== run 1 ==
## axi_stream_insert_header
module axi_stream_insert_header #(
    parameter DATA_WD = 32,
    parameter DATA_BYTE_WD = DATA_WD / 8,
    parameter BYTE_CNT_WD = $clog2(DATA_BYTE_WD)
) (
    input clk,
    input rst_n,
    input valid_in,
    input [DATA_WD-1 : 0] data_in,
    input [DATA_BYTE_WD-1 : 0] keep_in,
    input last_in,
    output ready_in,
    output valid_out,
    output [DATA_WD-1 : 0] data_out,
    output [DATA_BYTE_WD-1 : 0] keep_out,
    output last_out,
    input ready_out,
    input valid_insert,
    input [DATA_WD-1 : 0] header_insert,
    input [DATA_BYTE_WD-1 : 0] keep_insert,
    input [BYTE_CNT_WD : 0] byte_insert_cnt,
    output ready_insert
);
Size in the first run: roughly 1300 cells after synthesis, about 200 flip-flops, roughly 120 I/O pins.
Settings: LEC_CHECK=0, CAP_MARGIN=5, CELL_PAD_IN_SITES_DETAIL_PLACEMENT=1, CELL_PAD_IN_SITES_GLOBAL_PLACEMENT=0, CORE_MARGIN=2, CORE_UTILIZATION=40, CTS_CLUSTER_DIAMETER=376, GPL_ROUTABILITY_DRIVEN=0, GPL_TIMING_DRIVEN=0, HOLD_SLACK_MARGIN=0.12, MAX_ROUTING_LAYER=met4, PLACE_DENSITY_LB_ADDON=0.05, SETUP_SLACK_MARGIN=-0.2, SLEW_MARGIN=5, TNS_END_PERCENT=10; clock period 5.5 ns.
run.sh (not shown) runs the stock make flow with config.mk's settings and CLKGATE_MAP_FILE=.
No stage failed in run 1, and the final checks on the layout all came back clean.
#### Input delta (run 2 over run 1)
Settings: changing CORE_UTILIZATION from 40 to 51; removing PLACE_DENSITY_LB_ADDON (formerly 0.05); changing CAP_MARGIN from 5 to 20; removing CELL_PAD_IN_SITES_DETAIL_PLACEMENT (formerly 1); removing MAX_ROUTING_LAYER (formerly met4); changing SLEW_MARGIN from 5 to 20; removing CELL_PAD_IN_SITES_GLOBAL_PLACEMENT (formerly 0); setting PLACE_DENSITY to 0.52 for the first time; removing GPL_TIMING_DRIVEN (formerly 0); setting CTS_CLUSTER_SIZE to 100 for the first time; changing TNS_END_PERCENT from 10 to 20; removing SETUP_SLACK_MARGIN (formerly -0.2); setting CORE_ASPECT_RATIO to 0.5 for the first time; removing GPL_ROUTABILITY_DRIVEN (formerly 0); removing HOLD_SLACK_MARGIN (formerly 0.12); changing CTS_CLUSTER_DIAMETER from 376 to 338.
==> results <==
- Re flop share of the area: run 1 and run 2 aren't equal, and the lower value belongs to run 1.
- Run 1 consumes more power than run 2.
- Diff run 1 -> run 2: final design instance area without fill decreased about 2.2%; post-layout minimum cycle time decreased 0.15 ns; total of plain and repair buffers excluding clock buffers decreased 78.
Inputs modified between run 2 and run 3:
Settings: CTS_CLUSTER_SIZE removed (was 100); CORE_UTILIZATION changed from 51 to 47; TNS_END_PERCENT removed (was 20); CORE_ASPECT_RATIO removed (was 0.5); CTS_CLUSTER_DIAMETER removed (was 338); PLACE_DENSITY changed from 0.52 to 0.6; the clock period (ns, I/O delays scaled along) changed from 5.5 to 4.76.
### Flow results
- Comparing run 3 and run 2, post-layout utilization of the core is higher on run 2.
- Run 3: total chip power 19% above run 2
- ~same total cells reported by yosys after synthesis in run 3 and run 2
> inputs changed (run 3 -> run 4)
Settings: CORE_UTILIZATION now 66, was 47; the clock period (ns, I/O delays scaled along) now 4.29, was 4.76.
### Flow results
Run 4 vs run 3, die area went down by about 28%. Compared with run 3, in run 4 global-route wire length before repair lost 2800 um; worst slew margin relative to its limit grew by 6.8 points; number of core rows went down; met2 track demand over resource went up 14 points. Summary of run 4 over run 3: total power consumption of the routed design shows an increase of 1.1 mW; final worst-path setup slack shows a reduction of 0.053 ns.
Modified inputs, run 5 compared to run 4
Settings: an added ABC_AREA of 1; a change of CORE_UTILIZATION from 66 to 64; an added SETUP_SLACK_MARGIN of 0.17; a change of the clock period (ns, I/O delays scaled along) from 4.29 to 4.05.
==> comparison <==
- The higher met2 layer usage reported by global route came out of run 4.
- On global-route usage: run 5 sits below run 4.
- Per the comparison of run 5 with run 4, worst slew margin relative to its limit shows an increase of 13 points; length of routed wiring on met1 shows an increase of about 10%; post-place setup slack shows a reduction of 0.17 ns; number of signal-net buffers in the layout shows a reduction of 9.
- Total power of run 5 is higher than that of run 4.
- Cell area after synthesis, run 4 and run 5: lower on run 4
- Relative to run 4, the final cell area reported for run 5 is higher.
- For run 4, the worst setup path endpoint was keep_out[0], unlike run 5, where it was keep_out[2].
- The part of the power in combinational logic in run 5 was higher than what run 4 gave.
- Number of global-route vias before repair ends up lower on run 4.

========
Setup of run A:
The RTL this note starts from:
==> flow/design.v <==
module axi_stream_insert_header #(
    parameter DATA_WD = 32,
    parameter DATA_BYTE_WD = DATA_WD / 8,
    parameter BYTE_CNT_WD = $clog2(DATA_BYTE_WD)
) (
    input clk,
    input rst_n,
    input valid_in,
    input [DATA_WD-1 : 0] data_in,
    input [DATA_BYTE_WD-1 : 0] keep_in,
    input last_in,
    output ready_in,
    output valid_out,
    output [DATA_WD-1 : 0] data_out,
    output [DATA_BYTE_WD-1 : 0] keep_out,
    output last_out,
    input ready_out,
    input valid_insert,
    input [DATA_WD-1 : 0] header_insert,
    input [DATA_BYTE_WD-1 : 0] keep_insert,
    input [BYTE_CNT_WD : 0] byte_insert_cnt,
    output ready_insert
);
function [BYTE_CNT_WD:0]count_1;
    input [DATA_BYTE_WD-1:0] data_in;
    reg [BYTE_CNT_WD:0]cnt,n;
begin
    cnt=0;
    for (n=0;n<DATA_BYTE_WD; n=n+1) begin
        if(data_in[n])
            cnt = cnt+1'b1; 
            count_1 =cnt;
    end
end
endfunction
localparam IDEL = 4'b0001;
localparam HAEDER_INSERT = 4'b0010;
localparam WAIT = 4'b0100;
localparam IN_OUT = 4'b1000;
reg [3:0] current_state;
reg [3:0] next_state;
reg [BYTE_CNT_WD : 0] byte_insert_cnt_temp;
reg [DATA_BYTE_WD-1 : 0] keep_insert_temp;
reg [DATA_WD-1:0] mem [0:4];
reg [1:0] addr_in;
reg [1:0] addr_out;
reg[4:0] cnt_temp;
reg [DATA_BYTE_WD-1 : 0] keepin_last;
wire [BYTE_CNT_WD:0] keepin_last_count;
wire [4:0] out_cnt ;
reg [2*DATA_WD-1 : 0] data_out_reg;
reg [2*DATA_BYTE_WD-1 : 0] keep_out_reg;
reg last_out_reg;
reg [4:0]cnt_out_temp;
    assign keepin_last_count = count_1(keepin_last); 
    assign ready_in = (current_state == HAEDER_INSERT || current_state==IN_OUT)?1'b1:1'b0;
    assign ready_insert = (current_state == IDEL)?1'b1:1'b0;
    assign valid_out = (current_state == IN_OUT)?1'b1:1'b0;
    assign out_cnt = (keepin_last_count+byte_insert_cnt_temp>DATA_BYTE_WD)?cnt_temp+1'b1:cnt_temp; 
    always @(posedge clk or negedge rst_n) begin
        if(!rst_n)begin
            current_state <= IDEL;
        end else begin
            current_state <= next_state;
        end
    end
    always @(*) begin
        next_state = IDEL;
        case (current_state)
            IDEL:begin
                if(valid_insert && ready_insert) 
                    next_state = HAEDER_INSERT;
                else 
                    next_state = IDEL;     
            end
            HAEDER_INSERT:begin
                if(ready_out && addr_in == 2'd3) 
                    next_state = IN_OUT;
                else if(addr_in == 2'd3)
                    next_state = WAIT; 
                else
                    next_state = HAEDER_INSERT;     
            end
            WAIT:begin
                if(valid_in && ready_out) 
                    next_state = IN_OUT;
                else 
                    next_state = WAIT;     
            end
            IN_OUT:begin
                if(last_out) 
                    next_state = IDEL;
                else 
                    next_state = IN_OUT;     
            end
            default: next_state = IDEL;
        endcase    
    end
    always @(posedge clk or negedge rst_n) begin
        if(!rst_n)begin
            byte_insert_cnt_temp <= 'b0;
            keep_insert_temp <= 'b0;
        end else if(valid_insert && ready_insert) begin
            byte_insert_cnt_temp <= byte_insert_cnt; 
            keep_insert_temp <= keep_insert;
        end else begin
            byte_insert_cnt_temp <= byte_insert_cnt_temp;
            keep_insert_temp <= keep_insert_temp;
        end
    end
    integer k;
    always @(posedge clk or negedge rst_n) begin
        if(!rst_n)begin
            addr_in <= 2'd0;
            cnt_temp <= 5'b0;
            keepin_last <= 'b0; 
            for(k=0;k<=4;k=k+1) 
               mem[k] <= 32'b0;        
        end else if(valid_insert && ready_insert && addr_in==2'd0) begin 
            addr_in <= addr_in + 1'b1;
            mem[addr_in] <= header_insert;
            cnt_temp <= 5'b0;
            keepin_last <= 'b0;
        end else if (valid_in && ready_in && last_in) begin 
            addr_in <= addr_in + 1'b1;
            mem[addr_in] <= data_in;
            cnt_temp <= cnt_temp + 1'b1;
            keepin_last <= keep_in;
        end else if (valid_in && ready_in) begin 
            addr_in <= addr_in + 1'b1;
            mem[addr_in] <= data_in;
            cnt_temp <= cnt_temp + 1'b1;
            keepin_last <= keepin_last;
        end else begin
            addr_in <= addr_in;
            cnt_temp <= cnt_temp;
            keepin_last <= keepin_last;
        end
    end
    always @(posedge clk or negedge rst_n) begin
        if(!rst_n)begin
            data_out_reg <= 'b0;
            keep_out_reg <= 'b0;
            last_out_reg <= 1'b0;
            addr_out <= 'b0;
            cnt_out_temp <= 'b0;
        end else if((current_state==HAEDER_INSERT || current_state==WAIT) && next_state == IN_OUT) begin 
            data_out_reg <= {mem[addr_out],mem[addr_out+1]} << (DATA_BYTE_WD - byte_insert_cnt)*8;
            keep_out_reg <= {DATA_BYTE_WD{1'b1}};
            last_out_reg <= 1'b0;
            addr_out <= addr_out + 1'b1;
            cnt_out_temp <= cnt_out_temp+1'b1;
        end else if (valid_out && ready_out) begin
            data_out_reg <= {mem[addr_out],mem[addr_out+1]} << (DATA_BYTE_WD - byte_insert_cnt)*8; 
            addr_out <= addr_out + 1'b1;
            cnt_out_temp <= cnt_out_temp+1'b1;
            if (cnt_out_temp == out_cnt-1'b1) begin
            last_out_reg <= 1'b1;
            keep_out_reg <= {keep_insert_temp,keepin_last} << (DATA_BYTE_WD - byte_insert_cnt);            
            end else begin                                                                                                                                           
            last_out_reg <= 1'b0;
            keep_out_reg <= {DATA_BYTE_WD{1'b1}};               
            end
        end else begin
            data_out_reg <= data_out_reg;
            keep_out_reg <= keep_out_reg;
            last_out_reg <= 1'b0;
            addr_out <= 'b0;
            cnt_out_temp <= 'b0;
        end
    end
    assign data_out = data_out_reg[2*DATA_WD-1:DATA_WD];
    assign keep_out = (out_cnt == cnt_temp)?keep_out_reg[2*DATA_BYTE_WD-1:DATA_BYTE_WD]:keep_out_reg[DATA_BYTE_WD-1:0];
    assign last_out = last_out_reg;
endmodule
clock: 3.25 ns
lec_check: 0
abc_area: 1
cap_margin: 20
core_margin: 2
core_utilization: 72
cts_cluster_diameter: 370
cts_cluster_size: 95
place_density: 0.6
setup_slack_margin: 0.17
slew_margin: 20
tns_end_percent: 5
Run A finished all stages; layout check result: FAIL, due to negative setup slack.
--- input diff run A..run B ---
# run A
export LEC_CHECK = 0
export ABC_AREA = 1
export CAP_MARGIN = 20
export CORE_MARGIN = 2
export CORE_UTILIZATION = 72
export CTS_CLUSTER_DIAMETER = 370
export CTS_CLUSTER_SIZE = 95
export PLACE_DENSITY = 0.6
export SETUP_SLACK_MARGIN = 0.17
export SLEW_MARGIN = 20
export TNS_END_PERCENT = 5
create_clock -name core_clock -period 3.25 [get_ports {clk}]
# run B
export LEC_CHECK = 0
export CAP_MARGIN = 20
export CORE_MARGIN = 2
export CORE_UTILIZATION = 40
export PLACE_DENSITY = 0.6
export SLEW_MARGIN = 20
create_clock -name core_clock -period 7.44 [get_ports {clk}]
## What came out
Run B | stages: all done | timing, DRC, antenna: all pass
From run A to run B the numbers moved as follows: power density relative to cell area down about 60%, clock-buffer cell count lower, final design utilization lost 39 points, final cycle utilization of the critical path shrank by 44 points.
The total iterations of the first detailed-routing run in run B sits 3 below the value recorded for run A.
Relative to run A, the instance tally after logic synthesis measured on run B has decreased by more than a quarter.
The inputs of run C differ from those of run B as listed below.
# run B
export LEC_CHECK = 0
export CAP_MARGIN = 20
export CORE_MARGIN = 2
export CORE_UTILIZATION = 40
export PLACE_DENSITY = 0.6
export SLEW_MARGIN = 20
create_clock -name core_clock -period 7.44 [get_ports {clk}]
# run C
export LEC_CHECK = 0
export CAP_MARGIN = 20
export CORE_MARGIN = 2
export CORE_UTILIZATION = 72
export SETUP_SLACK_MARGIN = -0.27
export SLEW_MARGIN = 20
create_clock -name core_clock -period 3.53 [get_ports {clk}]
[summary]
- Run B → run C: design area up 350 um^2; non-clock buffer instance count of the final layout up 42%; die footprint down 44%; power consumption up 140%.
- Clock network fraction of design power in run C is 2.5 points below run B.
- Nothing crashed in run C and all stages finished; the problem is that the final layout failed, the offending checks being negative setup slack.
- In the metrics for run C and run B, the one carrying the lower combinational gate power is run B.
- Run B has lower synthesis-to-layout area growth than run C.
Inputs modified between run C and run D:
# run C
export LEC_CHECK = 0
export CAP_MARGIN = 20
export CORE_MARGIN = 2
export CORE_UTILIZATION = 72
export SETUP_SLACK_MARGIN = -0.27
export SLEW_MARGIN = 20
create_clock -name core_clock -period 3.53 [get_ports {clk}]
# run D
export LEC_CHECK = 0
export ABC_AREA = 1
export CAP_MARGIN = 20
export CORE_MARGIN = 2
export CORE_UTILIZATION = 72
export CTS_CLUSTER_DIAMETER = 355
export CTS_CLUSTER_SIZE = 14
export PLACE_DENSITY_LB_ADDON = 0.01
export SLEW_MARGIN = 20
create_clock -name core_clock -period 1.56 [get_ports {clk}]
--- outcome ---
Among run C and run D, the run that stopped before the end is run D, and it is the only one. Run status, run D: aborted in clock tree synthesis (4_1_cts), error DPL-0038. [flow] run C | stages: complete | final checks: fail | reason: negative setup slack. Overall chip area: run D and run C compared, lower one is run C. Going from run C to run D, the xor/xnor cell area share of the yosys netlist was found to have gone down by 0.82 points. Compared with run C, in run D synthesized cell count increased about 36%, sequential element share of the synthesized area decreased 3.1 points.

========
exp/umber:
// axi_stream_insert_header: RTL as listed in full above, without the edits since
Settings: LEC_CHECK=0, ABC_AREA=0, CAP_MARGIN=30, CORE_MARGIN=2, CORE_UTILIZATION=72, PLACE_DENSITY=0.74, SLEW_MARGIN=20, TNS_END_PERCENT=5; clock period 3.65 ns.
To summarise exp/umber: no stage aborted, but the layout did not pass its checks, failing on setup timing.
[inputs] exp/maple vs exp/umber
Settings: changing CORE_UTILIZATION from 72 to 17; removing ABC_AREA (formerly 0); changing CAP_MARGIN from 30 to 20; removing TNS_END_PERCENT (formerly 5); changing PLACE_DENSITY from 0.74 to 0.6; changing the clock period (ns, I/O delays scaled along) from 3.65 to 5.09.
--- outcome ---
In the tables for exp/umber and exp/maple, final area reads lower with exp/umber.
On total global-route track usage, the higher figure sits with exp/umber, not exp/maple.
exp/maple finished end to end and its layout was clean on timing, DRC and antenna.
In the floorplan summary, exp/maple is listed with a die area greater than that of exp/umber.
--- input diff exp/maple..exp/sierra ---
Settings: CORE_UTILIZATION: 17 -> 70; CAP_MARGIN: 20 -> 30; the clock period (ns, I/O delays scaled along): 5.09 -> 3.54.
==> results <==
- From exp/maple to exp/sierra the numbers moved as follows: share of power burned in combinational logic increased 5.4 points; number of setup buffers added after CTS increased 10; count of clock-buffer cells in the layout increased 1.
- Going from exp/maple to exp/sierra, post-cts resize count increased 42; die area decreased 75%; hold slack decreased 190 ps; met2 usage increased 56 points.
- exp/sierra gives more global-route usage than exp/maple did.
- Cmp exp/sierra and exp/maple / number of fill cells / lower: exp/sierra
- A first element of the critical path of keepin_last[0]$_DFFE_PN0P_ is what exp/maple shows, while keepin_last[1]$_DFFE_PN0P_ belongs to exp/sierra.
- Of exp/sierra and exp/maple, exp/maple shows the higher placed cell area, with exp/sierra below it.
- STATUS run=exp/sierra STAGES=ALL_DONE FINAL_CHECKS=FAILED CAUSE=setup timing
- Power density over cell area (lower): exp/maple
Modified inputs, exp/onyx compared to exp/sierra
Settings: setting CTS_CLUSTER_DIAMETER to 103 for the first time; removing PLACE_DENSITY (formerly 0.6); setting ABC_AREA to 1 for the first time; setting PLACE_DENSITY_LB_ADDON to 0.29 for the first time.
Notes after the runs:
- From the logs: exp/onyx reached the end of the flow and failed the layout checks with setup timing.
- Although exp/sierra finished all stages, its layout failed final checks on setup timing.
- Against exp/sierra, the final cell area of exp/onyx is higher.
- exp/onyx against exp/sierra: total power lower; routing usage on met3 lower; core utilization of the finished layout lower; shortest period the worst path allows lower; non-clock buffer count lower.
Power figures rest on the tool's default switching activity, not on a simulated workload.
